## sys_ref_core
module sys_ref_core #(parameter DATA_WIDTH = 8, ADDR_WIDTH = 4)
(
 input   wire                      CLK,
 input   wire                      RST,             
 input   wire  [DATA_WIDTH-1:0]    UART_RX_DATA,
 input   wire                      UART_RX_Valid,
 input   wire                      FIFO_FULL,
 output  wire  [DATA_WIDTH-1:0]    FIFO_WR_DATA,
 output  wire                      FIFO_WR_INC,
 output  wire  [DATA_WIDTH-1:0]    UART_Config,
 output  wire  [DATA_WIDTH-1:0]    Div_Ratio,
 output  wire                      CLKDIV_EN
);
Size in the first run: roughly 38 I/O pins.
clock: 13.4 ns
lec_check: 0
cap_margin: 20
core_margin: 2
core_utilization: 69
cts_cluster_diameter: 88
setup_slack_margin: 1.83
slew_margin: 20
run.sh (not shown) runs the stock make flow with config.mk's settings and CLKGATE_MAP_FILE=.
The first run ended with an error in global routing, error GRT-0232.
Rerun with:
- CORE_UTILIZATION: 69 -> 65
- CTS_CLUSTER_DIAMETER: 88 -> default
- SETUP_SLACK_MARGIN: 1.83 -> default
- clock period: 13.4 -> 15.8 ns (I/O delays scaled with it)
Outcome: The changed run reached the layout checks and failed them: setup timing. Area after synthesis is unchanged. Die area rises by a few percent. Synthesized cell count is unchanged.

* * *

## north
Starting RTL as in the previous note.
==> flow/config.mk <==
export PLATFORM = sky130hd
export DESIGN_NAME = sys_ref_core
export DESIGN_NICKNAME = sys_ref_core
export VERILOG_FILES = /design/flow/design.v
export SDC_FILE = /design/flow/constraint.sdc
export NUM_CORES = 4
export LEC_CHECK = 0
export CAP_MARGIN = 20
export CORE_MARGIN = 2
export CORE_UTILIZATION = 65
export CTS_CLUSTER_SIZE = 42
export HOLD_SLACK_MARGIN = 0.28
export PLACE_DENSITY = 0.6
export SLEW_MARGIN = 20
==> flow/constraint.sdc <==
create_clock -name core_clock -period 15.5 [get_ports {CLK}]
set_input_delay 3.1000 -clock core_clock [delete_from_list [all_inputs] [get_ports {CLK}]]
set_output_delay 3.1000 -clock core_clock [all_outputs]
set_load 0.01 [all_outputs]
The final report for north shows a completed flow and a layout that fails verification, specifically setup timing.
Edits applied to the flow inputs when going from north to south:
-- flow/config.mk --
<<< north, line 9
export CORE_MARGIN = 2
export CORE_UTILIZATION = 65
export CTS_CLUSTER_SIZE = 42
export HOLD_SLACK_MARGIN = 0.28
export PLACE_DENSITY = 0.6
>>> south, line 9
export CORE_MARGIN = 2
export CORE_UTILIZATION = 40
export PLACE_DENSITY = 0.6
==> flow/constraint.sdc <==
create_clock -name core_clock -period 28.4 [get_ports {CLK}]
set_input_delay 5.6800 -clock core_clock [delete_from_list [all_inputs] [get_ports {CLK}]]
set_output_delay 5.6800 -clock core_clock [all_outputs]
set_load 0.01 [all_outputs]
Notes after the runs:
south: all stages complete, timing, DRC and antenna checks passed
Diff north -> south: post-route clock period utilization went down 66 points, clock buffer count in the final layout increased by 3 relative to the old numbers, instance count on the critical path rose by 3.1%.
Summary of south over north: pin count of the biggest net entering global routing went up, area growth from synthesis to final layout shrank by 19 points.

* * *

== wip/onyx ==
Starting RTL as in the previous note.
clock: 27.8 ns
lec_check: 0
abc_area: 1
cap_margin: 20
core_margin: 2
core_utilization: 72
cts_cluster_size: 10
place_density: 0.6
setup_slack_margin: 3.29
slew_margin: 20
wip/onyx: GRT-0232 in global routing (5_1_grt) -> run aborted
What wip/violet does differently from wip/onyx at the input level:
Settings: SETUP_SLACK_MARGIN: 3.29 -> unset; CORE_UTILIZATION: 72 -> 66; ABC_AREA: 1 -> unset; TNS_END_PERCENT: unset -> 80; CTS_CLUSTER_SIZE: 10 -> unset; the clock period (ns, I/O delays scaled along): 27.8 -> 20.3.
Findings:
- Complete run, failing final checks: wip/violet, reason negative setup slack.
- Of wip/violet and wip/onyx, the run reporting the higher average size of a mapped cell was wip/violet.
- wip/violet -> wip/onyx: number of hold buffers added after CTS delta 0, exact match
- In the tables for wip/violet and wip/onyx, synthesized cell count reads lower with wip/violet.
- Between wip/violet and wip/onyx, area fraction in compound gates is higher for wip/violet, wip/onyx comes in under that.
- Cell count listed in synth_stat.txt (wip/violet over wip/onyx): decrease, about 20%
The following lists how wip/delta was set up differently from wip/violet:
Settings: CORE_UTILIZATION changed from 66 to 70; TNS_END_PERCENT removed (was 80); CTS_CLUSTER_SIZE newly set to 35; the clock period (ns, I/O delays scaled along) changed from 20.3 to 15.5.
==> comparison <==
wip/delta did not finish: a tool error stopped it during global routing (5_1_grt). Compound-cell area share of the yosys netlist: wip/delta vs wip/violet identical. NOTE: final estimated routing congestion in global placement in wip/delta exceeds that of wip/violet. Summary of the comparison: die width is lower in wip/delta, relative to wip/violet. Compared with wip/violet, in wip/delta die area has decreased; initial core utilization has increased. Status: cell area reported after detailed placement parity (wip/delta, wip/violet). When the final numbers for wip/violet and wip/delta were put side by side, the overall die height turned out to be smaller in wip/delta. When wip/delta is set beside wip/violet, its pre-CTS setup slack turns out to be 5070 ps smaller. Total setup buffers inserted after CTS for wip/delta: 60 up relative to wip/violet.
### wip/delta -> wip/zinc
Settings: changing CTS_CLUSTER_SIZE from 35 to 42; setting SETUP_SLACK_MARGIN to 4.08 for the first time; changing CORE_UTILIZATION from 70 to 65.
[summary]
wip/zinc -> stages 100% | layout checks FAIL | negative setup slack
As far as synthesized area goes, wip/delta and wip/zinc are indistinguishable; the numbers are identical.
In wip/zinc relative to wip/delta, number of resized instances in the post-cts repair step had gone up by more than half.
wip/zinc vs wip/delta — final weighted congestion of routability-driven global placement dropped by a few percent
Higher worst setup slack before clock tree synthesis goes to wip/zinc over wip/delta.
Width of the chip up 3.7% in wip/zinc wrt wip/delta
wip/zinc -> wip/delta: H-tree level count delta 0, exact match
Per the comparison of wip/zinc with wip/delta, half-perimeter wire length after detailed placement lost 1.4 mm; area fraction in xor and xnor cells neither gained nor lost much.
Total die area delta for wip/zinc relative to wip/delta: about 7.5% higher
Input-level comparison between wip/garnet and wip/zinc:
Settings: a change of CORE_UTILIZATION from 65 to 58; a deleted SETUP_SLACK_MARGIN that had been 4.08; a deleted CTS_CLUSTER_SIZE that had been 42.
==> results <==
wip/garnet finished all stages; layout check result: FAIL, due to negative setup slack.
Between wip/zinc and wip/garnet, standard cell core area is higher for wip/garnet, wip/zinc comes in under that.
Relative to wip/zinc, routed wire length has decreased by 11 mm in wip/garnet.
From wip/zinc to wip/garnet the numbers moved as follows: worst hold slack lost 6.9 ps; share of the final layout cell area in multi-input gates increased 0.77 points; global-route usage moved down; weighted congestion reported at the end of routability-driven placement shows a reduction of about 0.8%.
Compared with wip/zinc, wip/garnet shows final setup slack of the worst path higher by 730 ps.
Relative slew slack was higher in the run labelled wip/garnet.
[compare] base=wip/zinc new=wip/garnet: routed via count decreased 2155, sequential cell area share increased 0.49 points.

* * *

sys_ref_core again, from the RTL that the note above started with.
clock: 30.0 ns
lec_check: 0
cap_margin: 20
core_margin: 2
core_utilization: 40
cts_cluster_diameter: 137
cts_cluster_size: 100
place_density: 0.88
slew_margin: 20
Next try:
--- a/flow/config.mk
+++ b/flow/config.mk
@@ -8,0 +9 @@
+export CELL_PAD_IN_SITES_DETAIL_PLACEMENT = 1
@@ -10,4 +11,3 @@
-export CORE_UTILIZATION = 40
-export CTS_CLUSTER_DIAMETER = 137
-export CTS_CLUSTER_SIZE = 100
-export PLACE_DENSITY = 0.88
+export CORE_UTILIZATION = 54
+export GPL_ROUTABILITY_DRIVEN = 1
+export PLACE_DENSITY_LB_ADDON = 0.23
After rerunning: Cell area barely changes. Synthesized area is unchanged. Flip-flop count does not change. Clock skew rose by 7.0 ps. Utilization rose by 16 points. Via count came out higher by a few percent. Global-route usage is higher by 18 points. Worst setup slack is worse by 440 ps. Maximum frequency falls slightly. Die area is lower by a quarter to a third.

* * *

Setup of JK:
Starting RTL as in the previous note.
==> flow/config.mk <==
export PLATFORM = sky130hd
export DESIGN_NAME = sys_ref_core
export DESIGN_NICKNAME = sys_ref_core
export VERILOG_FILES = /design/flow/design.v
export SDC_FILE = /design/flow/constraint.sdc
export NUM_CORES = 4
export LEC_CHECK = 0
export CAP_MARGIN = 20
export CORE_MARGIN = 2
export CORE_UTILIZATION = 67
export CTS_CLUSTER_DIAMETER = 364
export CTS_CLUSTER_SIZE = 15
export SLEW_MARGIN = 20
==> flow/constraint.sdc <==
create_clock -name core_clock -period 13.4 [get_ports {CLK}]
set_input_delay 2.6800 -clock core_clock [delete_from_list [all_inputs] [get_ports {CLK}]]
set_output_delay 2.6800 -clock core_clock [all_outputs]
set_load 0.01 [all_outputs]
In the summary table, JK is marked failed, with error GRT-0232 raised in global routing (5_1_grt).
The following lists how MS was set up differently from JK:
diff --git a/flow/config.mk b/flow/config.mk
--- a/flow/config.mk
+++ b/flow/config.mk
@@ -9,5 +9,7 @@
 export CORE_MARGIN = 2
-export CORE_UTILIZATION = 67
+export CORE_UTILIZATION = 68
 export CTS_CLUSTER_DIAMETER = 364
 export CTS_CLUSTER_SIZE = 15
+export SETUP_SLACK_MARGIN = 3.72
 export SLEW_MARGIN = 20
+export TNS_END_PERCENT = 5
==> flow/constraint.sdc <==
create_clock -name core_clock -period 13.3 [get_ports {CLK}]
set_input_delay 2.6600 -clock core_clock [delete_from_list [all_inputs] [get_ports {CLK}]]
set_output_delay 2.6600 -clock core_clock [all_outputs]
set_load 0.01 [all_outputs]
Results
Comparing core footprint for JK and MS, the smaller number came from MS.
Final checks on MS, whose flow otherwise completed, came back failing, citing setup timing.
Compared with JK, MS shows a lower pre-CTS setup slack.
Per the comparison of MS with JK, number of post-CTS setup repair buffers moved down, die size fell 1.4%.
Inputs modified between MS and AL:
diff --git a/flow/config.mk b/flow/config.mk
--- a/flow/config.mk
+++ b/flow/config.mk
@@ -8,7 +8,6 @@
 export CAP_MARGIN = 20
+export CORE_ASPECT_RATIO = 0.5
 export CORE_MARGIN = 2
-export CORE_UTILIZATION = 68
-export CTS_CLUSTER_DIAMETER = 364
-export CTS_CLUSTER_SIZE = 15
-export SETUP_SLACK_MARGIN = 3.72
+export CORE_UTILIZATION = 65
+export PLACE_DENSITY = 0.6
 export SLEW_MARGIN = 20
==> flow/constraint.sdc <==
create_clock -name core_clock -period 30.0 [get_ports {CLK}]
set_input_delay 6.0000 -clock core_clock [delete_from_list [all_inputs] [get_ports {CLK}]]
set_output_delay 6.0000 -clock core_clock [all_outputs]
set_load 0.01 [all_outputs]
[summary]
In AL, the weighted congestion at the end of routability-driven global placement came out 0.023 below the value in MS.
On AL: non-clock buffering overhead in the final layout is 12 points lower than what MS gave.
As far as multiplexer area fraction after synthesis is concerned, AL and MS perform about the same.
Changes observed in AL relative to MS: timing-limited maximum frequency now sits lower.
Per the final summary, AL finished and its layout is clean on timing, DRC and antenna.
Diff MS -> AL: tally of non-filler cells in the final layout down 337, area overhead of the layout relative to synthesis moved down, flip-flop count roughly the same.

* * *

sys_ref_core again, from the RTL that the note above started with.
==> flow/config.mk <==
export PLATFORM = sky130hd
export DESIGN_NAME = sys_ref_core
export DESIGN_NICKNAME = sys_ref_core
export VERILOG_FILES = /design/flow/design.v
export SDC_FILE = /design/flow/constraint.sdc
export NUM_CORES = 4
export LEC_CHECK = 0
export ABC_AREA = 1
export CAP_MARGIN = 20
export CORE_MARGIN = 2
export CORE_UTILIZATION = 72
export CTS_CLUSTER_SIZE = 10
export PLACE_DENSITY = 0.6
export SETUP_SLACK_MARGIN = 1.9
export SLEW_MARGIN = 20
==> flow/constraint.sdc <==
create_clock -name core_clock -period 27.8 [get_ports {CLK}]
set_input_delay 5.5600 -clock core_clock [delete_from_list [all_inputs] [get_ports {CLK}]]
set_output_delay 5.5600 -clock core_clock [all_outputs]
set_load 0.01 [all_outputs]
Change:
--- a/flow/config.mk
+++ b/flow/config.mk
@@ -6,10 +6,8 @@
 export NUM_CORES = 4
 export LEC_CHECK = 0
-export ABC_AREA = 1
 export CAP_MARGIN = 20
 export CORE_MARGIN = 2
 export CORE_UTILIZATION = 72
-export CTS_CLUSTER_SIZE = 10
+export CTS_CLUSTER_DIAMETER = 132
 export PLACE_DENSITY = 0.6
-export SETUP_SLACK_MARGIN = 1.9
 export SLEW_MARGIN = 20
==> flow/constraint.sdc (replaced) <==
create_clock -name core_clock -period 20.8 [get_ports {CLK}]
set_input_delay 4.1600 -clock core_clock [delete_from_list [all_inputs] [get_ports {CLK}]]
set_output_delay 4.1600 -clock core_clock [all_outputs]
set_load 0.01 [all_outputs]
The changed run failed in 5_1_grt, error GRT-0116.
Die size climbs by about 0.6%.
Area after synthesis went up by about 0.6%.
Synthesized cell count is lower by 21%.
Change:
--- a/flow/config.mk
+++ b/flow/config.mk
@@ -9,5 +9,5 @@
 export CORE_MARGIN = 2
 export CORE_UTILIZATION = 72
-export CTS_CLUSTER_DIAMETER = 132
-export PLACE_DENSITY = 0.6
+export PLACE_DENSITY = 0.67
+export SETUP_SLACK_MARGIN = -1.96
 export SLEW_MARGIN = 20
Now the flow ended with an error in 4_1_cts on DPL-0033.
Synthesized cell count does not change.
Synthesized area does not change.
Die area is unchanged.

* * *

build 67:
sys_ref_core again, from the RTL that the note above started with.
## sys_ref_core
module sys_ref_core #(parameter DATA_WIDTH = 8, ADDR_WIDTH = 4)
(
 input   wire                      CLK,
 input   wire                      RST,             
 input   wire  [DATA_WIDTH-1:0]    UART_RX_DATA,
 input   wire                      UART_RX_Valid,
 input   wire                      FIFO_FULL,
 output  wire  [DATA_WIDTH-1:0]    FIFO_WR_DATA,
 output  wire                      FIFO_WR_INC,
 output  wire  [DATA_WIDTH-1:0]    UART_Config,
 output  wire  [DATA_WIDTH-1:0]    Div_Ratio,
 output  wire                      CLKDIV_EN
);
wire                      WrEn;
wire                      RdEn;
wire  [ADDR_WIDTH-1:0]    Addr;
wire  [DATA_WIDTH-1:0]    Wr_Reg;
wire  [DATA_WIDTH-1:0]    Rd_Reg;
wire                      Rd_Reg_Valid;
wire  [DATA_WIDTH-1:0]    Operand_A;
wire  [DATA_WIDTH-1:0]    Operand_B;
wire  [3:0]               ALU_FUN;
wire                      ALU_EN;
wire                      CLKG_EN;
wire  [DATA_WIDTH*2-1:0]  ALU_OUT;
wire                      ALU_OUT_Valid;
  ...
==> flow/config.mk <==
export PLATFORM = sky130hd
export DESIGN_NAME = sys_ref_core
export DESIGN_NICKNAME = sys_ref_core
export VERILOG_FILES = /design/flow/design.v
export SDC_FILE = /design/flow/constraint.sdc
export NUM_CORES = 4
export LEC_CHECK = 0
export CAP_MARGIN = 5
export CELL_PAD_IN_SITES_DETAIL_PLACEMENT = 0
export CELL_PAD_IN_SITES_GLOBAL_PLACEMENT = 2
export CORE_ASPECT_RATIO = 1.28
export CORE_MARGIN = 2
export CORE_UTILIZATION = 40
export CTS_CLUSTER_SIZE = 30
export GPL_ROUTABILITY_DRIVEN = 0
export GPL_TIMING_DRIVEN = 0
export HOLD_SLACK_MARGIN = -0.01
export MAX_ROUTING_LAYER = met5
export MIN_ROUTING_LAYER = met2
export PLACE_DENSITY_LB_ADDON = 0.1
export SLEW_MARGIN = 25
export TNS_END_PERCENT = 25
==> flow/constraint.sdc <==
create_clock -name core_clock -period 30.0 [get_ports {CLK}]
set_input_delay 6.0000 -clock core_clock [delete_from_list [all_inputs] [get_ports {CLK}]]
set_output_delay 6.0000 -clock core_clock [all_outputs]
set_load 0.01 [all_outputs]
Build 67 ran to completion and came out clean on the timing, design-rule and antenna checks.
Here is what was changed in the inputs of build 53 compared with build 67.
- CELL_PAD_IN_SITES_DETAIL_PLACEMENT no longer set, was 0
- CORE_ASPECT_RATIO no longer set, was 1.28
- SLEW_MARGIN now 10, was 25
- CELL_PAD_IN_SITES_GLOBAL_PLACEMENT no longer set, was 2
- HOLD_SLACK_MARGIN now -0.09, was -0.01
- CAP_MARGIN now 20, was 5
- PLACE_DENSITY_LB_ADDON now 0.23, was 0.1
- CTS_CLUSTER_SIZE now 26, was 30
- CTS_CLUSTER_DIAMETER now 335, previously not set
- GPL_ROUTABILITY_DRIVEN no longer set, was 0
- TNS_END_PERCENT no longer set, was 25
- MAX_ROUTING_LAYER no longer set, was met5
- MIN_ROUTING_LAYER no longer set, was met2
- GPL_TIMING_DRIVEN no longer set, was 0
Compared with build 67, build 53 shows a lower total of cells resized after clock tree synthesis. Changes observed in build 53 relative to build 67: fraction of met3 tracks used by global routing fell by 46 points, design area shows a reduction of 680 um^2.
Changes in build 66 relative to build 53:
- setting CELL_PAD_IN_SITES_GLOBAL_PLACEMENT to 0 for the first time
- setting CORE_ASPECT_RATIO to 0.5 for the first time
- setting TNS_END_PERCENT to 5 for the first time
- changing CORE_UTILIZATION from 40 to 23
- setting GPL_ROUTABILITY_DRIVEN to 0 for the first time
- changing CTS_CLUSTER_SIZE from 26 to 88
- changing PLACE_DENSITY_LB_ADDON from 0.23 to 0.21
==> results <==
- In build 66 relative to build 53, final design area excluding fillers had gone up by a few percent.
- Taking build 53 as the reference, in build 66 required time of the critical path fell 0.02 ns, highest cell delay on the worst timing path went up 0.05 ns.
- Summary of the comparison: utilization of the core after routing is lower in build 66, relative to build 53.
- Build 66 vs. build 53: via-per-instance ratio shows a reduction of 17%, met3 routed wirelength lost 34%, all-layer global routing usage decreased by 9.0 points relative to the old numbers.
- Build 66 vs. build 53: clock period minus worst slack went down by 0.039 ns.
- Of build 53 and build 66, the run reporting the higher minimum setup slack in the final design was build 66.
- Changes observed in build 66 relative to build 53: number of placed instances with taps included higher.
#### Input delta (build 45 over build 66)
- PLACE_DENSITY_LB_ADDON: 0.21 -> unset
- CORE_ASPECT_RATIO: 0.5 -> unset
- GPL_ROUTABILITY_DRIVEN: 0 -> unset
- CELL_PAD_IN_SITES_GLOBAL_PLACEMENT: 0 -> unset
- CTS_CLUSTER_DIAMETER: 335 -> 332
- CTS_CLUSTER_SIZE: 88 -> 93
- CORE_UTILIZATION: 23 -> 56
- PLACE_DENSITY: unset -> 0.6
- SLEW_MARGIN: 10 -> 20
- TNS_END_PERCENT: 5 -> unset
- HOLD_SLACK_MARGIN: -0.09 -> unset
==> comparison <==
Build 45 ended with more post-layout utilization of the core than build 66. The timing startpoint of the critical path comes out U0_Register_File.Memory[1][3] in one run and U0_Register_File.Memory[1][1] in the other, namely in build 45 and build 66 respectively. Compared with build 66, in build 45 instance count of the mapped netlist comparable; total routed wirelength now smaller; wire length on met1 now smaller; final area now smaller. Cmp build 45 and build 66 / least setup slack across all paths after layout / lower: build 45.
